==> inputs of branch nickel <==
==> flow/design.v (excerpt) <==
module axis_matmul2x2(
    input                       clk             ,
    input                       rst             ,
    input                       s_axis_tvalid   ,
    input     [31 : 0]          s_axis_tdata    ,
    input                       s_axis_tlast    ,
    output                      s_axis_tready   ,
    output                      m_axis_tvalid   ,
    output    [31 : 0]          m_axis_tdata    ,
    output                      m_axis_tlast    ,
    input                       m_axis_tready   
);
export LEC_CHECK = 0
export ABC_AREA = 1
export CAP_MARGIN = 0
export CORE_MARGIN = 2
export CORE_UTILIZATION = 72
export CTS_CLUSTER_SIZE = 49
export HOLD_SLACK_MARGIN = 0.29
export PLACE_DENSITY = 0.35
export SETUP_SLACK_MARGIN = -0.35
export SLEW_MARGIN = 20
create_clock -name core_clock -period 4.82 [get_ports {clk}]
run.sh (not shown) runs the stock make flow with config.mk's settings and CLKGATE_MAP_FILE=.
==> branch amber (differences from branch nickel) <==
Settings changed: ABC_AREA 1 to unset, CAP_MARGIN 0 to 20, CORE_UTILIZATION 72 to 40, CTS_CLUSTER_SIZE 49 to unset, HOLD_SLACK_MARGIN 0.29 to unset, PLACE_DENSITY 0.35 to unset, SETUP_SLACK_MARGIN -0.35 to unset.
==> flow/constraint.sdc (replaced) <==
create_clock -name core_clock -period 7.65 [get_ports {clk}]
set_input_delay 1.5300 -clock core_clock [delete_from_list [all_inputs] [get_ports {clk}]]
set_output_delay 1.5300 -clock core_clock [all_outputs]
set_load 0.01 [all_outputs]
==> qor summary <==
quantity	branch amber	branch nickel
Comb/total area	0.469	0.438
Clock Skews	0.0111 ns	0.0133 ns
Clk Latency, worst-skew pair	0.55 ns	0.54 ns
Most frequent cell on the critical path	sky130_fd_sc_hd__fa_1	sky130_fd_sc_hd__fa_2
Worst Tran Pin Value	1.01 ns	1.02 ns
Flip-flop and latch power	0.00179 W	0.00270 W
Combined flip-flop and latch cell area	5770 um^2	5780 um^2
Post-synth top area share	0.413	0.423
Worst R2R Path Depth	19	20
Outcome	complete, no violations	failed layout checks
Layout check failures	-	negative setup slack
Peak supply drop	0.178 mV	0.420 mV
Synthesis-to-layout area growth	14.3%	16.4%
Post-route insts no fill	1959	1965
Clock share of power	0.363	0.388
Clock network area share	0.0640	0.0652
Combinational cell area excluding buffers and inverters	7490 um^2	6950 um^2
Source of the worst hold timing path	u_top.inBuffer_h.delay_count_1	u_top.outBuffer.data_queue_1.mem_0[6]
Number of global-route vias before repair	8973	10600
Number of nets in the finished design	1641	1868

========
==> 05-17 <==
axis_matmul2x2 again, from the RTL that the note above started with.
Settings: LEC_CHECK=0, CAP_MARGIN=20, CORE_MARGIN=2, CORE_UTILIZATION=70, CTS_CLUSTER_SIZE=40, PLACE_DENSITY_LB_ADDON=0.0, SETUP_SLACK_MARGIN=1.16, SLEW_MARGIN=20; clock period 4.11 ns.
==> 02-16: changes against 05-17 <==
CORE_UTILIZATION = 58   (was 70)
CTS_CLUSTER_SIZE = not set   (was 40)
PLACE_DENSITY_LB_ADDON = not set   (was 0.0)
SETUP_SLACK_MARGIN = not set   (was 1.16)
==> impl_metrics.env <==
# source this file to load flow results
export IMPL_run_status="finished with violations"
export IMPL_failed_checks="negative setup slack"
export IMPL_num_fill_cells=1146
export IMPL_setup_viol=30
export IMPL_max_slew_worst_pin_slew_ps=1148
export IMPL_row_count=51
export IMPL_route_met3_wl_um=1122
export IMPL_met2_wirelength_um=14880
export IMPL_dp_hpwl_um=19200
export IMPL_grt_pass1_wl_um=47710
export IMPL_cts_made_buffers=29
export IMPL_timing_fmax_ghz=0.1537
export IMPL_comb_power_mw=1.71
export IMPL_p_leak_nw=6.733
export IMPL_max_stage_delay_ps=390
export IMPL_crit_start="u_top.sa.sa_1_0.mac.mul.pp_generator.pp_0[0]$_SDFF_PP0_"
export IMPL_comb_area_share_pct=48.55
export IMPL_fin_ws_ps=-2395
-- figures above: 05-17

==> impl_metrics.env <==
# source this file to load flow results
export IMPL_met2_wirelength_um=12660
export IMPL_grt_pass1_wl_um=45040
export IMPL_failed_checks="negative setup slack"
export IMPL_comb_power_mw=1.61
export IMPL_row_count=56
export IMPL_num_fill_cells=1862
export IMPL_comb_area_share_pct=47.86
export IMPL_crit_start="u_top.sa.sa_1_1.mac.mul.pp_generator.pp_0[2]$_SDFF_PP0_"
export IMPL_fin_ws_ps=-2293
export IMPL_p_leak_nw=6.354
export IMPL_setup_viol=30
export IMPL_max_slew_worst_pin_slew_ps=987.2
export IMPL_run_status="finished with violations"
export IMPL_timing_fmax_ghz=0.1562
export IMPL_dp_hpwl_um=18970
export IMPL_max_stage_delay_ps=560
export IMPL_cts_made_buffers=31
-- figures above: 02-16


========
==> cedar <==
Starting RTL as in the previous note.
clock: 4.53 ns
lec_check: 0
abc_area: 1
cap_margin: 20
core_margin: 2
core_utilization: 72
cts_cluster_diameter: 209
place_density_lb_addon: 0.08
setup_slack_margin: 1.34
slew_margin: 20
==> pepper: changes against cedar <==
- ABC_AREA: 1 -> not set
- CORE_UTILIZATION: 72 -> 40
- CTS_CLUSTER_DIAMETER: 209 -> not set
- PLACE_DENSITY_LB_ADDON: 0.08 -> not set
- SETUP_SLACK_MARGIN: 1.34 -> not set
==> flow/constraint.sdc (replaced) <==
create_clock -name core_clock -period 7.5 [get_ports {clk}]
set_input_delay 1.5000 -clock core_clock [delete_from_list [all_inputs] [get_ports {clk}]]
set_output_delay 1.5000 -clock core_clock [all_outputs]
set_load 0.01 [all_outputs]
==> raven: changes against cedar <==
- PLACE_DENSITY_LB_ADDON: 0.08 -> 0.01
- SETUP_SLACK_MARGIN: 1.34 -> 1.29
==> flow/constraint.sdc (replaced) <==
create_clock -name core_clock -period 4.59 [get_ports {clk}]
set_input_delay 0.9180 -clock core_clock [delete_from_list [all_inputs] [get_ports {clk}]]
set_output_delay 0.9180 -clock core_clock [all_outputs]
set_load 0.01 [all_outputs]
==> harbor: changes against cedar <==
- CORE_UTILIZATION: 72 -> 56
- CTS_CLUSTER_DIAMETER: 209 -> not set
- CTS_CLUSTER_SIZE: not set -> 100
- PLACE_DENSITY_LB_ADDON: 0.08 -> not set
- SETUP_SLACK_MARGIN: 1.34 -> not set
==> flow/constraint.sdc (replaced) <==
create_clock -name core_clock -period 5.53 [get_ports {clk}]
set_input_delay 1.1060 -clock core_clock [delete_from_list [all_inputs] [get_ports {clk}]]
set_output_delay 1.1060 -clock core_clock [all_outputs]
set_load 0.01 [all_outputs]
==> flow_metrics.env <==
# yosys + openroad results
export IMPL_violations="negative setup slack"
export IMPL_routed_wl_mm=33.82
export IMPL_setup_tns_final_ps=-29550
export IMPL_clock_power_uw=2460
export IMPL_p_sw_uw=1888
export IMPL_nFillCells=979
export IMPL_grt_pass1_wl_mm=53.93
export IMPL_status="failed layout checks"
export IMPL_finalWorstSetupSlack_ps=-2187
export IMPL_setup_violations=25
export IMPL_m1WireLength_mm=13.08
export IMPL_worstPathArrival_ps=7140
export IMPL_antenna_found_initial=1
export IMPL_cpMostUsedCell="fa_2"
-- figures above: cedar

==> flow_metrics.env <==
# yosys + openroad results
export IMPL_status="complete, no violations"
export IMPL_setup_violations=0
export IMPL_setup_tns_final_ps=0
export IMPL_worstPathArrival_ps=7480
export IMPL_m1WireLength_mm=13.07
export IMPL_cpMostUsedCell="fa_1"
export IMPL_nFillCells=3281
export IMPL_p_sw_uw=1213
export IMPL_antenna_found_initial=0
-- figures above: pepper

==> flow_metrics.env <==
# yosys + openroad results
export IMPL_cpMostUsedCell="fa_2"
export IMPL_p_sw_uw=1410
export IMPL_worstPathArrival_ps=6840
export IMPL_finalWorstSetupSlack_ps=-818.5
export IMPL_violations="negative setup slack"
export IMPL_setup_violations=12
export IMPL_clock_power_uw=2110
export IMPL_nFillCells=2103
export IMPL_status="failed layout checks"
-- figures above: harbor

==> flow_metrics.env <==
# yosys + openroad results
export IMPL_status="failed layout checks"
export IMPL_violations="negative setup slack"
export IMPL_setup_violations=24
export IMPL_finalWorstSetupSlack_ps=-1922
export IMPL_grt_pass1_wl_mm=49.84
export IMPL_clock_power_uw=2350
export IMPL_p_sw_uw=1809
export IMPL_nFillCells=1087
-- figures above: raven


========
==> job 2940 <==
Starting RTL as in the previous note.
Design axis_matmul2x2, start of the top module:
module axis_matmul2x2(
    input                       clk             ,
    input                       rst             ,
    input                       s_axis_tvalid   ,
    input     [31 : 0]          s_axis_tdata    ,
    input                       s_axis_tlast    ,
    output                      s_axis_tready   ,
    output                      m_axis_tvalid   ,
    output    [31 : 0]          m_axis_tdata    ,
    output                      m_axis_tlast    ,
    input                       m_axis_tready   
);
clock: 8.02 ns
lec_check: 0
abc_area: 1
cap_margin: 20
cell_pad_in_sites_detail_placement: 2
cell_pad_in_sites_global_placement: 2
core_margin: 2
core_utilization: 44
cts_cluster_diameter: 118
gpl_timing_driven: 1
hold_slack_margin: 0.21
min_routing_layer: met2
place_density: 0.74
setup_slack_margin: 1.15
slew_margin: 20
==> job 5221: changes against job 2940 <==
==> flow/config.mk (replaced) <==
export PLATFORM = sky130hd
export DESIGN_NAME = axis_matmul2x2
export DESIGN_NICKNAME = axis_matmul2x2
export VERILOG_FILES = /design/flow/design.v
export SDC_FILE = /design/flow/constraint.sdc
export NUM_CORES = 4
export LEC_CHECK = 0
export ABC_AREA = 1
export CAP_MARGIN = 20
export CORE_MARGIN = 2
export CORE_UTILIZATION = 72
export CTS_CLUSTER_SIZE = 17
export HOLD_SLACK_MARGIN = 0.29
export PLACE_DENSITY_LB_ADDON = 0.1
export SLEW_MARGIN = 20
==> flow/constraint.sdc (replaced) <==
create_clock -name core_clock -period 4.8 [get_ports {clk}]
set_input_delay 0.9600 -clock core_clock [delete_from_list [all_inputs] [get_ports {clk}]]
set_output_delay 0.9600 -clock core_clock [all_outputs]
set_load 0.01 [all_outputs]
==> job 5062: changes against job 2940 <==
==> flow/config.mk (replaced) <==
export PLATFORM = sky130hd
export DESIGN_NAME = axis_matmul2x2
export DESIGN_NICKNAME = axis_matmul2x2
export VERILOG_FILES = /design/flow/design.v
export SDC_FILE = /design/flow/constraint.sdc
export NUM_CORES = 4
export LEC_CHECK = 0
export CAP_MARGIN = 20
export CORE_MARGIN = 2
export CORE_UTILIZATION = 47
export SLEW_MARGIN = 20
export TNS_END_PERCENT = 85
==> flow/constraint.sdc (replaced) <==
create_clock -name core_clock -period 7.5 [get_ports {clk}]
set_input_delay 1.5000 -clock core_clock [delete_from_list [all_inputs] [get_ports {clk}]]
set_output_delay 1.5000 -clock core_clock [all_outputs]
set_load 0.01 [all_outputs]
==> job 1029: changes against job 2940 <==
==> flow/config.mk (replaced) <==
export PLATFORM = sky130hd
export DESIGN_NAME = axis_matmul2x2
export DESIGN_NICKNAME = axis_matmul2x2
export VERILOG_FILES = /design/flow/design.v
export SDC_FILE = /design/flow/constraint.sdc
export NUM_CORES = 4
export LEC_CHECK = 0
export ABC_AREA = 1
export CAP_MARGIN = 20
export CORE_MARGIN = 2
export CORE_UTILIZATION = 72
export PLACE_DENSITY_LB_ADDON = 0.19
export SLEW_MARGIN = 20
==> flow/constraint.sdc (replaced) <==
create_clock -name core_clock -period 4.77 [get_ports {clk}]
set_input_delay 0.9540 -clock core_clock [delete_from_list [all_inputs] [get_ports {clk}]]
set_output_delay 0.9540 -clock core_clock [all_outputs]
set_load 0.01 [all_outputs]
==> impl_metrics.yaml <==
# synthesis and place-and-route metrics
outcome:
  run_status: "complete, but fails checks"
  so_faults: "negative setup slack"
logic_synthesis:
  top_cells_by_count: "288 x dfxtp_1, 254 x inv_1, 250 x nor2_1, 215 x nand2_1, 161 x a21oi_1"
  ys_area_sq_um: 13600
  synth_cells: 1649
timing:
  setup_ws_ns: -1.71
  setup_viol: 22
setup_path:
  slowest_stage: "fa_1"
grt:
  met2_usage: 0.532
drt:
  wl_met2_mm: 15.3
die:
  taps: 234
cells_and_area:
  nMultiInputCombCells: 1031
place:
  placed_cell_area_sq_um: 14700
(the above is from job 1029)
==> impl_metrics.yaml <==
# synthesis and place-and-route metrics
logic_synthesis:
  top_cells_by_count: "288 x dfxtp_1, 254 x inv_1, 250 x nor2_1, 215 x nand2_1, 161 x a21oi_1"
  ys_area_sq_um: 13600
  ys_seq_frac: 0.423
  synth_cells: 1649
drt:
  wl_met2_mm: 16.5
cells_and_area:
  logic_area_sq_um: 7010
  nMultiInputCombCells: 1031
outcome:
  so_faults: "negative setup slack"
  run_status: "complete, but fails checks"
grt:
  met2_usage: 0.584
timing:
  setup_ws_ns: -1.90
  setup_viol: 24
setup_path:
  slowest_stage: "fa_2"
die:
  taps: 234
place:
  placed_cell_area_sq_um: 14700
(the above is from job 5221)
==> impl_metrics.yaml <==
# synthesis and place-and-route metrics
outcome:
  run_status: "complete, no violations"
power:
  p_sw_mw: 1.20
  pg_clk_mw: 1.56
drt:
  highest_layer: "met4"
  wl_met2_mm: 11.1
grt:
  met2_usage: 0.269
logic_synthesis:
  top_cells_by_count: "288 x dfxtp_1, 269 x nor2_1, 149 x mux2i_1, 120 x inv_1"
  synth_cells: 1448
  ys_area_sq_um: 14000
timing:
  setup_viol: 0
  setup_ws_ns: 0.428
die:
  io_pins: 72
(the above is from job 5062)
==> impl_metrics.yaml <==
# synthesis and place-and-route metrics
place:
  post-dp-hpwl_mm: 26.9
  placed_cell_area_sq_um: 14500
drt:
  wl_met2_mm: 30.2
  num_antenna_cells: 3
  highest_layer: "met5"
outcome:
  run_status: "complete, no violations"
logic_synthesis:
  top_cells_by_count: "288 x dfxtp_1, 254 x inv_1, 250 x nor2_1, 215 x nand2_1, 161 x a21oi_1"
  synth_cells: 1649
  ys_area_sq_um: 13600
hold_path:
  hold_start: "u_top.outBuffer.data_queue_0.mem_0[0]"
die:
  taps: 396
timing:
  setup_ws_ns: 0.627
  setup_viol: 0
cells_and_area:
  nMultiInputCombCells: 1031
  finalNetCount: 1854
grt:
  met2_usage: 0.669
setup_path:
  slowest_stage: "fa_2"
(the above is from job 2940)

========
==> inputs of v20 <==
axis_matmul2x2 again, from the RTL that the note above started with.
Design axis_matmul2x2, start of the top module:
module axis_matmul2x2(
    input                       clk             ,
    input                       rst             ,
    input                       s_axis_tvalid   ,
    input     [31 : 0]          s_axis_tdata    ,
    input                       s_axis_tlast    ,
    output                      s_axis_tready   ,
    output                      m_axis_tvalid   ,
    output    [31 : 0]          m_axis_tdata    ,
    output                      m_axis_tlast    ,
    input                       m_axis_tready   
);
Settings: LEC_CHECK=0, CAP_MARGIN=20, CORE_ASPECT_RATIO=1.65, CORE_MARGIN=7, CORE_UTILIZATION=64, CTS_CLUSTER_DIAMETER=273, MIN_ROUTING_LAYER=met2, PLACE_DENSITY_LB_ADDON=0.26, SETUP_SLACK_MARGIN=1.21, SLEW_MARGIN=20; clock period 5.66 ns.
==> inputs of v22, as changes to v20 <==
==> flow/config.mk (replaced) <==
export PLATFORM = sky130hd
export DESIGN_NAME = axis_matmul2x2
export DESIGN_NICKNAME = axis_matmul2x2
export VERILOG_FILES = /design/flow/design.v
export SDC_FILE = /design/flow/constraint.sdc
export NUM_CORES = 4
export LEC_CHECK = 0
export CAP_MARGIN = 20
export CORE_MARGIN = 2
export CORE_UTILIZATION = 61
export CTS_CLUSTER_SIZE = 40
export SETUP_SLACK_MARGIN = 0.48
export SLEW_MARGIN = 20
==> flow/constraint.sdc (replaced) <==
create_clock -name core_clock -period 4.11 [get_ports {clk}]
set_input_delay 0.8220 -clock core_clock [delete_from_list [all_inputs] [get_ports {clk}]]
set_output_delay 0.8220 -clock core_clock [all_outputs]
set_load 0.01 [all_outputs]
==> inputs of v34, as changes to v20 <==
==> flow/config.mk (replaced) <==
export PLATFORM = sky130hd
export DESIGN_NAME = axis_matmul2x2
export DESIGN_NICKNAME = axis_matmul2x2
export VERILOG_FILES = /design/flow/design.v
export SDC_FILE = /design/flow/constraint.sdc
export NUM_CORES = 4
export LEC_CHECK = 0
export ABC_AREA = 1
export CAP_MARGIN = 20
export CORE_MARGIN = 2
export CORE_UTILIZATION = 72
export CTS_CLUSTER_DIAMETER = 209
export SLEW_MARGIN = 20
==> flow/constraint.sdc (replaced) <==
create_clock -name core_clock -period 5.55 [get_ports {clk}]
set_input_delay 1.1100 -clock core_clock [delete_from_list [all_inputs] [get_ports {clk}]]
set_output_delay 1.1100 -clock core_clock [all_outputs]
set_load 0.01 [all_outputs]
==> qor summary <==
item	v20	v34	v22
Status	failed layout checks	failed layout checks	failed layout checks
Layout check failures	setup timing	setup timing	setup timing
Final hold slack	0.465 ns	0.453 ns	0.461 ns
Global-route usage over all layers	0.326	0.296	0.218
Fin util	0.755	0.851	0.722
Die area	26300 sq um	20100 sq um	24100 sq um
Simple-gate area share of the yosys netlist	0.153	0.174	0.153
Clock-pin slew on the worst setup and hold paths	0.07 ns	0.06 ns	0.06 ns
Floorplan core area	21500 sq um	18600 sq um	22600 sq um
Clock network latency to the later pin of the worst-skew pair	0.54 ns	0.55 ns	0.54 ns
Worst setup skew after layout	0.0164 ns	0.0107 ns	0.00917 ns
Post-route met1 wirelength	0 um	12.4 mm	12.3 mm
Endpoint of the worst setup timing path	u_top.sa.sa_1_1.c_reg[15]	u_top.sa.sa_1_0.c_reg[15]	u_top.sa.sa_1_1.c_reg[15]
Total Negative Setup Slacks	-6.55 ns	-6.98 ns	-38.79 ns
Power per Cell Area	355 nW/um^2	344 nW/um^2	465 nW/um^2
Leak pwr	6.18 nW	6.36 nW	6.31 nW
Drt initial violations	2240	580	474
Final cycle utilization of the critical path	1.16	1.16	1.55
End of the worst hold path	u_top.inBuffer_h.delay_count_1	u_top.outBuffer.data_queue_1.mem_0[7]	u_top.inBuffer_v.delay_count_1
Yosys stat chip area	14000 sq um	13600 sq um	14000 sq um
Combinational power share	0.214	0.171	0.211
Worst-case setup slack after placement	-0.832 ns	-0.852 ns	-2.28 ns
Vias in the first global route	14.2k	10.5k	8975
Per-cell via count in the routed design	7.43	5.41	5.18
Switching portion of total power	0.288	0.269	0.287
Power and IR drop assume default switching activity.
